== v36 ==
// BobTop
module BobTop (
	clock,
	reset,
	rx,
	runway_override,
	emergency_override,
	tx,
	framing_error,
	runway_active,
	emergency,
	receiving,
	sending
);
Size in the first run: about 1500 cells after synthesis, ~300 flip-flops, ~13 I/O pins, ~0.015 mm2 of cells after synthesis.
clock: 11.6 ns
lec_check: 0
cap_margin: 20
core_margin: 2
core_utilization: 72
cts_cluster_diameter: 365
cts_cluster_size: 14
hold_slack_margin: 0.3
place_density_lb_addon: 0.01
setup_slack_margin: 3.31
slew_margin: 20
run.sh (not shown) runs the stock make flow with config.mk's settings and CLKGATE_MAP_FILE=.
Having completed the whole flow, v36 delivered a layout that passed the timing, design-rule and antenna checks.
> inputs changed (v36 -> v28)
--- a/flow/config.mk
+++ b/flow/config.mk
@@ -9,8 +9,3 @@
 export CORE_MARGIN = 2
-export CORE_UTILIZATION = 72
-export CTS_CLUSTER_DIAMETER = 365
-export CTS_CLUSTER_SIZE = 14
-export HOLD_SLACK_MARGIN = 0.3
-export PLACE_DENSITY_LB_ADDON = 0.01
-export SETUP_SLACK_MARGIN = 3.31
+export CORE_UTILIZATION = 45
 export SLEW_MARGIN = 20
==> flow/constraint.sdc <==
create_clock -name core_clock -period 40.0 [get_ports {clock}]
set_input_delay 8.0000 -clock core_clock [delete_from_list [all_inputs] [get_ports {clock}]]
set_output_delay 8.0000 -clock core_clock [all_outputs]
set_load 0.01 [all_outputs]
[summary]
First-iteration DRC count in v28 is 13% below v36.
v28 vs. v36: detailed-placement wirelength estimate went up by 0.42%.
Of v36 and v28, the higher area of the chip belongs to v28.
Number of global-route vias before repair in v28 vs v36: down 462

---

P:
Starting RTL as in the previous note.
Settings: LEC_CHECK=0, CAP_MARGIN=20, CORE_MARGIN=2, CORE_UTILIZATION=65, CTS_CLUSTER_DIAMETER=28, HOLD_SLACK_MARGIN=-0.08, SLEW_MARGIN=20, TNS_END_PERCENT=5; clock period 28.9 ns.
P ended with every stage complete and zero timing, DRC or antenna violations.
diff inputs: P => Q
- CTS_CLUSTER_DIAMETER no longer set, was 28
- CORE_UTILIZATION now 27, was 65
- TNS_END_PERCENT no longer set, was 5
- HOLD_SLACK_MARGIN no longer set, was -0.08
- the clock period (ns, I/O delays scaled along) now 17.7, was 28.9
--- outcome ---
Aggregate routed wire length down 0.55% in Q wrt P
Overall die height ended up 54% higher on Q than on P.
[compare] base=P new=Q: placeable core region up 140%; via count fell 367; insertion delay of the later-clocked pin in the worst-skew pair lost 0.02 ns.
In the metrics for P and Q, the one carrying the lower fraction of power consumed by the clock network is Q.
Changes observed in Q relative to P: stage delay of the slowest cell on the critical path level; worst setup timing slack at the placement stage moved down; fraction of area in registers moved up; maximum resistive drop on vdd moved down.
P has lower overall power consumption than Q.

---

== job 101 ==
Starting RTL as in the previous note.
==> flow/config.mk <==
export PLATFORM = sky130hd
export DESIGN_NAME = BobTop
export DESIGN_NICKNAME = BobTop
export VERILOG_FILES = /design/flow/design.v
export SDC_FILE = /design/flow/constraint.sdc
export NUM_CORES = 4
export LEC_CHECK = 0
export CAP_MARGIN = 20
export CORE_MARGIN = 2
export CORE_UTILIZATION = 72
export CTS_CLUSTER_DIAMETER = 365
export CTS_CLUSTER_SIZE = 22
export HOLD_SLACK_MARGIN = 0.3
export PLACE_DENSITY_LB_ADDON = 0.01
export SETUP_SLACK_MARGIN = 3.31
export SLEW_MARGIN = 20
==> flow/constraint.sdc <==
create_clock -name core_clock -period 11.6 [get_ports {clock}]
set_input_delay 2.3200 -clock core_clock [delete_from_list [all_inputs] [get_ports {clock}]]
set_output_delay 2.3200 -clock core_clock [all_outputs]
set_load 0.01 [all_outputs]
Modified inputs, job 102 compared to job 101
-- flow/config.mk --
<<< job 101, line 10
export CORE_UTILIZATION = 72
export CTS_CLUSTER_DIAMETER = 365
export CTS_CLUSTER_SIZE = 22
export HOLD_SLACK_MARGIN = 0.3
export PLACE_DENSITY_LB_ADDON = 0.01
export SETUP_SLACK_MARGIN = 3.31
export SLEW_MARGIN = 20
>>> job 102, line 10
export CORE_UTILIZATION = 72
export CTS_CLUSTER_DIAMETER = 365
export CTS_CLUSTER_SIZE = 14
export HOLD_SLACK_MARGIN = 0.3
export PLACE_DENSITY_LB_ADDON = 0.01
export SETUP_SLACK_MARGIN = -0.44
export SLEW_MARGIN = 20
==> flow/constraint.sdc <==
create_clock -name core_clock -period 10.9 [get_ports {clock}]
set_input_delay 2.1800 -clock core_clock [delete_from_list [all_inputs] [get_ports {clock}]]
set_output_delay 2.1800 -clock core_clock [all_outputs]
set_load 0.01 [all_outputs]
[summary]
- On met2 routed wirelength, job 101 and job 102 are basically level.
- Of job 102 and job 101, it is job 102 that has the lower endpoint arrival time on the critical path.
- Job 102 ended with more area growth from synthesis to layout than job 101.
- Per the comparison of job 102 with job 101, internal power now larger; post-route non-filler standard cell count picked up an extra 16.
- Power consumed by sequential cells (job 102 vs. job 101) increases by a few percent
- Clock share of power: higher on job 102
- Job 102 vs. job 101: non-clock buffer count shows an increase of 2, combinational power now larger.
Inputs modified between job 102 and job 103:
==> flow/config.mk <==
export PLATFORM = sky130hd
export DESIGN_NAME = BobTop
export DESIGN_NICKNAME = BobTop
export VERILOG_FILES = /design/flow/design.v
export SDC_FILE = /design/flow/constraint.sdc
export NUM_CORES = 4
export LEC_CHECK = 0
export CAP_MARGIN = 20
export CORE_MARGIN = 2
export CORE_UTILIZATION = 19
export SLEW_MARGIN = 20
==> flow/constraint.sdc <==
create_clock -name core_clock -period 50.7 [get_ports {clock}]
set_input_delay 10.1400 -clock core_clock [delete_from_list [all_inputs] [get_ports {clock}]]
set_output_delay 10.1400 -clock core_clock [all_outputs]
set_load 0.01 [all_outputs]
==> comparison <==
On clock buffer count from CTS: job 103 sits above job 102.
| via count | job 103 vs job 102 | better |
From job 102 to job 103 the numbers moved as follows: global-route met1 utilization dropped 30 points; clock slew seen by the registers of the worst setup and hold paths has remained practically unchanged.
Length of routed wiring on met1 in job 103 is 2.5 mm above job 102.
Diff job 103..job 102 | biggest cell delay along the critical path | negligible
Changes observed in job 103 relative to job 102: via count of the first global-routing pass has decreased, buffer count excluding the clock tree in the final layout up 2.
diff inputs: job 103 => job 104
-- flow/config.mk --
<<< job 103, line 6
export NUM_CORES = 4
export LEC_CHECK = 0
export CAP_MARGIN = 20
export CORE_MARGIN = 2
export CORE_UTILIZATION = 19
export SLEW_MARGIN = 20
>>> job 104, line 6
export NUM_CORES = 4
export LEC_CHECK = 0
export ABC_AREA = 1
export CAP_MARGIN = 20
export CORE_MARGIN = 2
export CORE_UTILIZATION = 71
export CTS_CLUSTER_DIAMETER = 263
export PLACE_DENSITY_LB_ADDON = 0.01
export SLEW_MARGIN = 20
==> flow/constraint.sdc <==
create_clock -name core_clock -period 13.5 [get_ports {clock}]
set_input_delay 2.7000 -clock core_clock [delete_from_list [all_inputs] [get_ports {clock}]]
set_output_delay 2.7000 -clock core_clock [all_outputs]
set_load 0.01 [all_outputs]
Taking job 103 as the reference, in job 104 critical path depth dropped 1, maximum vdd ir drop moved up, worst setup slack now sits lower, count of cell types in the netlist shrank by 18, area fraction in mux cells saw a decrease. | relative slew slack | lower: job 103 |. Between job 104 and job 103, cell count is higher for job 103, job 104 comes in under that. Total power of the final layout, job 104 and job 103, higher one = job 104.
Inputs modified between job 104 and job 105:
-- flow/config.mk --
<<< job 104, line 9
export CAP_MARGIN = 20
export CORE_MARGIN = 2
export CORE_UTILIZATION = 71
export CTS_CLUSTER_DIAMETER = 263
export PLACE_DENSITY_LB_ADDON = 0.01
export SLEW_MARGIN = 20
>>> job 105, line 9
export CAP_MARGIN = 20
export CORE_MARGIN = 2
export CORE_UTILIZATION = 72
export CTS_CLUSTER_DIAMETER = 263
export PLACE_DENSITY_LB_ADDON = 0.01
export SETUP_SLACK_MARGIN = 2.84
export SLEW_MARGIN = 20
==> flow/constraint.sdc <==
create_clock -name core_clock -period 9.82 [get_ports {clock}]
set_input_delay 1.9640 -clock core_clock [delete_from_list [all_inputs] [get_ports {clock}]]
set_output_delay 1.9640 -clock core_clock [all_outputs]
set_load 0.01 [all_outputs]
==> results <==
- Comparing fraction of area in multi-input gates for job 104 and job 105, the smaller number came from job 104.
- ~same final cell count in job 104 and job 105
- | routed length on met3 | job 104 vs job 105 | ≈ equal |
- Going from job 104 to job 105, number of clock buffers inserted by TritonCTS fell 1; count of clock-buffer cells in the layout now sits higher.
- The final HPWL from detailed placement of job 104 and that of job 105 are within noise of each other.
- Job 104 has higher endpoint arrival time on the critical path than job 105.
- Total of fill cells in the finished design of job 105 exceeds that of job 104 by a few percent.
- From job 104 to job 105 the numbers moved as follows: final instance area shows a reduction of 0.76%; wire length went down 1.2%.

---

== raven ==
Starting RTL as in the previous note.
make LEC_CHECK=0 ABC_AREA=1 CAP_MARGIN=40 CELL_PAD_IN_SITES_DETAIL_PLACEMENT=0 CELL_PAD_IN_SITES_GLOBAL_PLACEMENT=0 CORE_MARGIN=2 CORE_UTILIZATION=72 CTS_CLUSTER_DIAMETER=166 CTS_CLUSTER_SIZE=15 GPL_TIMING_DRIVEN=1 MAX_ROUTING_LAYER=met5 PLACE_DENSITY=0.78 SLEW_MARGIN=40 finish   # period 9.82 ns
raven | status: complete | timing, DRC, antenna: pass
Modified inputs, quartz compared to raven
Settings: CELL_PAD_IN_SITES_DETAIL_PLACEMENT no longer set, was 0; PLACE_DENSITY no longer set, was 0.78; CAP_MARGIN now 0, was 40; CELL_PAD_IN_SITES_GLOBAL_PLACEMENT no longer set, was 0; CTS_CLUSTER_SIZE now 14, was 15; GPL_TIMING_DRIVEN no longer set, was 1; CTS_CLUSTER_DIAMETER no longer set, was 166; SLEW_MARGIN now 20, was 40; MAX_ROUTING_LAYER no longer set, was met5; PLACE_DENSITY_LB_ADDON now 0.15, previously not set; SETUP_SLACK_MARGIN now 2.67, previously not set.
- Summary of quartz over raven: final critical delay including setup and external delays went up by 3.4 ps; share of the clock period used by the worst path after layout closely matched the old numbers.
- Across both runs, total of clock buffers placed in the layout was higher for quartz than for raven.
- | share of power burned in combinational logic | quartz vs raven | 1.7 points lower |
- Of quartz and raven, it is quartz that has the lower final critical-path setup slack.
- Est. power | quartz vs raven | quartz higher
- Comparing raven with quartz, the cell count after placement came out essentially unchanged.
- [compare] base=raven new=quartz: minimum setup slack after placement went down; worst-skew pair later-pin latency increased 40 ps.
- The final reports for quartz and raven show clock network power consumption higher in the former.
Modified inputs, tundra compared to quartz
Settings: swapping 2.67 for 2.84 in SETUP_SLACK_MARGIN; swapping 0.15 for 0.01 in PLACE_DENSITY_LB_ADDON; putting CTS_CLUSTER_DIAMETER at 203 where nothing was set.
- Relative to quartz, worst setup slack decreased by 37 ps in tundra.
- tundra: final cell count lower than quartz
- Wire length reported by the detailed router ended up about 2% lower on tundra than on quartz.
- On wire length of the first global-routing pass, quartz tracks tundra almost exactly.
- | total of plain and repair buffers excluding clock buffers | tundra vs quartz | 1 higher |
- In terms of all-layer global routing usage, quartz and tundra differ only marginally.
Changes in cedar relative to tundra:
Settings: CTS_CLUSTER_SIZE removed (was 14); CTS_CLUSTER_DIAMETER changed from 203 to 263.
==> results <==
cedar vs. tundra: share of power burned in combinational logic went down by 1.1 points.
The maximum operating frequency was comparable across cedar and tundra.
Routed wire length in cedar is about 0.75% above tundra.

---

Setup of lane 1:
Starting RTL as in the previous note.
Settings: LEC_CHECK=0, ABC_AREA=1, CAP_MARGIN=20, CORE_ASPECT_RATIO=0.78, CORE_MARGIN=7, CORE_UTILIZATION=45, PLACE_DENSITY=0.36, SLEW_MARGIN=20, TNS_END_PERCENT=5; clock period 40.0 ns.
What lane 2 does differently from lane 1 at the input level:
Settings: a deleted CORE_ASPECT_RATIO that had been 0.78; an added SETUP_SLACK_MARGIN of 4.72; a deleted TNS_END_PERCENT that had been 5; a deleted PLACE_DENSITY that had been 0.36; a change of CORE_MARGIN from 7 to 2; a deleted ABC_AREA that had been 1; a change of the clock period (ns, I/O delays scaled along) from 40.0 to 17.7.
==> comparison <==
Lane 2 against lane 1: internal power went up; design area down about 0.43%; worst-path maximum fanout has increased; synthesized area shrank by 270 um2.
The inputs of lane 3 differ from those of lane 2 as listed below.
Settings: SETUP_SLACK_MARGIN: 4.72 -> 2.91; ABC_AREA: unset -> 1; CORE_UTILIZATION: 45 -> 72; CTS_CLUSTER_DIAMETER: unset -> 151; the clock period (ns, I/O delays scaled along): 17.7 -> 9.82.
[summary]
Both conditions hold for lane 3: the flow ran to the end and the final layout passed the timing, design-rule and antenna checks.
Combinational fraction of the cell area on lane 3 is down relative to lane 2.
Between lane 2 and lane 3, chip area line of the yosys report increased.
Lower area share of buffers outside the clock network among lane 2 and lane 3: lane 3
Measured against lane 2, the number of rows created at floorplan of lane 3 comes out at 0.803 times the reference value.
When lane 3 is set beside lane 2, its final instance count without filler cells turns out to be 235 larger.
Note that the die area recorded for lane 3 amounts to 0.64 times the value seen in lane 2.
NOTE: total area of multi-input combinational cells in lane 3 falls short of that of lane 2
Summary of lane 3 over lane 2: number of nets at the end of the flow moved up; core utilization at floorplan now sits higher.
Row depth of the CTS H-tree: lane 3 lower / lane 2 higher
Layout clock buffer count went down by more than 10% going from lane 2 to lane 3.
Setup changes, lane 3 to lane 4
Settings: a deleted CTS_CLUSTER_DIAMETER that had been 151; an added PLACE_DENSITY_LB_ADDON of 0.14; an added CTS_CLUSTER_SIZE of 14; a change of SETUP_SLACK_MARGIN from 2.91 to 2.8.
### Flow results
Lane 3 did not stop at any stage, and its layout met the timing, design-rule and antenna checks. Lane 4: full flow OK, the timing, design-rule and antenna checks passed. Final design instance area without fill of lane 4 is on par with lane 3. When lane 4 is set beside lane 3, its final setup slack of the worst path turns out to be 0.042 ns smaller. On final critical-path share of the clock period: lane 4 sits above lane 3. Going from lane 3 to lane 4, the worst hold slack was found to have gone down by 0.012 ns.
For lane 5, these inputs were changed with respect to lane 4:
Settings: SETUP_SLACK_MARGIN now 2.67, was 2.8; PLACE_DENSITY_LB_ADDON now 0.15, was 0.14.
--- outcome ---
The cell count after placement was comparable across lane 4 and lane 5. Min filler cell count across lane 4 and lane 5: lane 5. | data-path buffer share of cell area in the final layout | lane 5 vs lane 4 | ≈ equal |. Total power: lane 5 above lane 4. Lane 4 -> lane 5: final cell count without fillers flat.

---

BobTop again, from the RTL that the note above started with.
==> flow/design.v (excerpt) <==
module BobTop (
	clock,
	reset,
	rx,
	runway_override,
	emergency_override,
	tx,
	framing_error,
	runway_active,
	emergency,
	receiving,
	sending
);
clock: 14.4 ns
lec_check: 0
abc_area: 0
cap_margin: 20
cell_pad_in_sites_detail_placement: 0
cell_pad_in_sites_global_placement: 0
core_margin: 4
core_utilization: 39
cts_cluster_diameter: 60
gpl_timing_driven: 0
hold_slack_margin: 0.21
max_routing_layer: met5
place_density: 0.91
setup_slack_margin: 1.33
slew_margin: 20
tns_end_percent: 30
The first run finished clean.
Edit:
- ABC_AREA: 0 -> unset
- CELL_PAD_IN_SITES_DETAIL_PLACEMENT: 0 -> unset
- CELL_PAD_IN_SITES_GLOBAL_PLACEMENT: 0 -> unset
- CORE_MARGIN: 4 -> 2
- CORE_UTILIZATION: 39 -> 63
- CTS_CLUSTER_DIAMETER: 60 -> unset
- GPL_TIMING_DRIVEN: 0 -> unset
- HOLD_SLACK_MARGIN: 0.21 -> unset
- MAX_ROUTING_LAYER: met5 -> unset
- PLACE_DENSITY: 0.91 -> unset
- SETUP_SLACK_MARGIN: 1.33 -> unset
- TNS_END_PERCENT: 30 -> unset
- clock period: 14.4 -> 50.7 ns (I/O delays scaled with it)
Result: The new run went through all stages and came out clean. Wire length went down by roughly a tenth. Setup slack is better by 21000 ps. Total power went down by well over a third. Synthesized cell count does not change. Final area went down by a few percent. Utilization went up by 26 points.
Edit:
- ABC_AREA: unset -> 1
- CORE_UTILIZATION: 63 -> 72
- PLACE_DENSITY_LB_ADDON: unset -> 0.1
- clock period: 50.7 -> 13.5 ns (I/O delays scaled with it)
=> The changed run completed with no timing, DRC or antenna violations. Register-to-register slack loses 37000 ps. Synthesized cell count rises by 28%. Routed wire length climbs by 14%. Worst setup slack got worse by 22000 ps. Utilization rose by 8.6 points. Design area barely changes. Via count increases by 22%. Hold slack improved by 3.1 ps. Clock power came out higher to 3.5 times its value. Area after synthesis is higher by 1.8%.
Edit:
- ABC_AREA: 1 -> unset
- CTS_CLUSTER_DIAMETER: unset -> 151
- PLACE_DENSITY_LB_ADDON: 0.1 -> unset
- clock period: 13.5 -> 11.8 ns (I/O delays scaled with it)
=> Global-route usage fell by 2.8 points; non-clock buffer count came out higher by 3; clock power grows by about 14%; design area is lower by 1.2%; synthesized area is lower by 1.8%; sequential cell count stays the same.
Power is estimated from default activity; no workload was simulated.
